## ALU_Top
module ALU_Top #(parameter Data_In_Width = 16)
(
    input   wire            [Data_In_Width-1 : 0]    A ,      
    input   wire            [Data_In_Width-1 : 0]    B ,      
    input   wire                          [3 : 0]    ALU_FUN,   
    input   wire                                     CLK,
    input   wire                                     RST,
    output  wire      [(2*Data_In_Width)-1 : 0]      Arith_OUT,   
    output  wire                                     Arith_Flag,
    output  wire            [Data_In_Width-1 : 0]    Logic_OUT, 
    output  wire                                     Logic_Flag,
    output  wire                          [1 : 0]    CMP_OUT,
    output  wire                                     CMP_Flag,
    output  wire            [Data_In_Width-1 : 0]    Shift_OUT, 
    output  wire                                     Shift_Flag
);
clock: 85.0 ns
lec_check: 0
cap_margin: 20
cell_pad_in_sites_global_placement: 1
core_margin: 2
core_utilization: 40
cts_cluster_size: 56
hold_slack_margin: 0.27
slew_margin: 20
tns_end_percent: 75
run.sh (not shown) runs the stock make flow with config.mk's settings and CLKGATE_MAP_FILE=.
The first run passed the timing, DRC and antenna checks.
Then changed:
Settings changed: ABC_AREA set to 1, CORE_UTILIZATION 40 to 41, CTS_CLUSTER_DIAMETER set to 72, CTS_CLUSTER_SIZE 56 to 61, GPL_TIMING_DRIVEN set to 0, MIN_ROUTING_LAYER set to met1, SETUP_SLACK_MARGIN set to 5.0, SLEW_MARGIN 20 to 0.
The changed run finished clean.
Hold slack got worse by 0.16 ns.
Cell area rose by 1.9%.
Maximum frequency fell by 1.9%.
Non-clock buffer count fell by 99.
Core utilization rose by 4.5 points.
Die area fell by 5.9%.
Global-route usage fell by 5.4 points.
Critical path depth rose by 242.
Then changed:
Settings changed: ABC_AREA 1 to unset, CELL_PAD_IN_SITES_DETAIL_PLACEMENT set to 2, CELL_PAD_IN_SITES_GLOBAL_PLACEMENT 1 to unset, CORE_UTILIZATION 41 to 40, CTS_CLUSTER_DIAMETER 72 to unset, CTS_CLUSTER_SIZE 61 to unset, HOLD_SLACK_MARGIN 0.27 to unset, MIN_ROUTING_LAYER met1 to met2, SETUP_SLACK_MARGIN 5.0 to unset, SLEW_MARGIN 0 to 20, TNS_END_PERCENT 75 to unset.
=>
- Now the flow never finished: it broke off in global routing (GRT-0116)
- die area went up by 6.2%
- synthesized cell count went down by 8.6%
- synthesized area went up by 3.7%
Then changed:
Settings changed: CELL_PAD_IN_SITES_DETAIL_PLACEMENT 2 to unset, GPL_TIMING_DRIVEN 0 to unset, MIN_ROUTING_LAYER met2 to unset.
Clock period 85.0 ns to 83.7 ns, I/O delays scaled along.
What happened:
- This time the run finished clean
- synthesized cell count stays the same
- die area is unchanged
- synthesized area does not change

* * *

== delta ==
Starting RTL as in the previous note.
make LEC_CHECK=0 CAP_MARGIN=40 CELL_PAD_IN_SITES_GLOBAL_PLACEMENT=0 CORE_MARGIN=2 CORE_UTILIZATION=60 SLEW_MARGIN=20 TNS_END_PERCENT=5 finish   # period 73.3 ns
delta got as far as global routing (5_1_grt), where a tool error ended the run.
Changes in amber relative to delta:
- a deleted TNS_END_PERCENT that had been 5
- a change of CAP_MARGIN from 40 to 20
- a change of CORE_UTILIZATION from 60 to 58
- a deleted CELL_PAD_IN_SITES_GLOBAL_PLACEMENT that had been 0
- a change of the clock period (ns, I/O delays scaled along) from 73.3 to 73.0
Of the runs delta and amber, none of them finished clean. The log for amber ends in global routing (5_1_grt) with error GRT-0232, so the run never completed. amber against delta: count of instances resized after the clock tree is built lost about 12%; post-synthesis mux area share neither gained nor lost much; floorplan row count picked up an extra about 2%.
Setup changes, amber to ember
- setting CTS_CLUSTER_DIAMETER to 233 for the first time
- setting ABC_AREA to 1 for the first time
- setting TNS_END_PERCENT to 5 for the first time
- changing the clock period (ns, I/O delays scaled along) from 73.0 to 46.2
==> comparison <==
What ember reported for number of library cell types mapped by synthesis has to be multiplied by 1.5 to get the figure for amber. The final report for ember shows a completed flow and a layout that fails verification, specifically setup timing. On ember: post-CTS resize count is 41% lower than what amber gave. Area after synthesis went down by a few percent going from amber to ember. In the floorplan summary, ember is listed with a die area less than that of amber. From amber to ember the numbers moved as follows: number of rows in the core area went down; multiplexer fraction of the synthesized cell area lower; area share of xor/xnor cells in the synthesized design has decreased. Die span in x down about 1.8% in ember wrt amber. Adder-cell share of the synthesized area: amber and ember compared, higher one is ember. ember — instance count of the mapped netlist 9.4% higher, amber as reference.

* * *

Starting RTL as in the previous note.
export LEC_CHECK = 0
export CAP_MARGIN = 20
export CORE_MARGIN = 2
export CORE_UTILIZATION = 40
export SLEW_MARGIN = 20
create_clock -name core_clock -period 85.0 [get_ports {CLK}]
The starting point completed with no timing, DRC or antenna violations.
Change:
- ABC_AREA: default -> 1
- CORE_UTILIZATION: 40 -> 69
- CTS_CLUSTER_SIZE: default -> 100
- clock period: 85.0 -> 123.0 ns (I/O delays scaled with it)
After rerunning:
- The changed run produced a clean layout
- first-iteration DRC count goes down by 12%
- cell area shrinks by 19%
- synthesized area shrinks by 3.6%
Change:
- ABC_AREA: 1 -> default
- CELL_PAD_IN_SITES_DETAIL_PLACEMENT: default -> 2
- CORE_UTILIZATION: 69 -> 40
- CTS_CLUSTER_SIZE: 100 -> default
- MIN_ROUTING_LAYER: default -> met2
- clock period: 123.0 -> 85.0 ns (I/O delays scaled with it)
What happened: The changed run ended with an error in detailed placement; synthesized area increases by 3.7%; die size increases by 78%; synthesized cell count decreases by 8.6%.
Change:
- CAP_MARGIN: 20 -> 25
- CORE_ASPECT_RATIO: default -> 1.34
- CORE_MARGIN: 2 -> 6
- GPL_TIMING_DRIVEN: default -> 1
- MIN_ROUTING_LAYER: met2 -> met1
- SETUP_SLACK_MARGIN: default -> 5.0
- SLEW_MARGIN: 20 -> 30
Outcome:
- Now the flow never finished: it broke off in global routing with GRT-0116
- synthesized area is unchanged
- die area increases by 4.9%
- synthesized cell count does not change
Change:
- CAP_MARGIN: 25 -> 20
- CELL_PAD_IN_SITES_DETAIL_PLACEMENT: 2 -> default
- CORE_ASPECT_RATIO: 1.34 -> default
- CORE_MARGIN: 6 -> 2
- CORE_UTILIZATION: 40 -> 54
- GPL_TIMING_DRIVEN: 1 -> default
- MIN_ROUTING_LAYER: met1 -> default
- SETUP_SLACK_MARGIN: 5.0 -> default
- SLEW_MARGIN: 30 -> 20
- TNS_END_PERCENT: default -> 5
- clock period: 85.0 -> 73.0 ns (I/O delays scaled with it)
The changed run finished with setup timing left.
Area after synthesis is unchanged.
Die area goes down by 29%.
Synthesized cell count is unchanged.
Change:
- CORE_UTILIZATION: 54 -> 58
- HOLD_SLACK_MARGIN: default -> 0.29
The changed run failed in global routing (GRT-0232).
Die size is lower by a few percent.
Synthesized area is unchanged.
Synthesized cell count does not change.
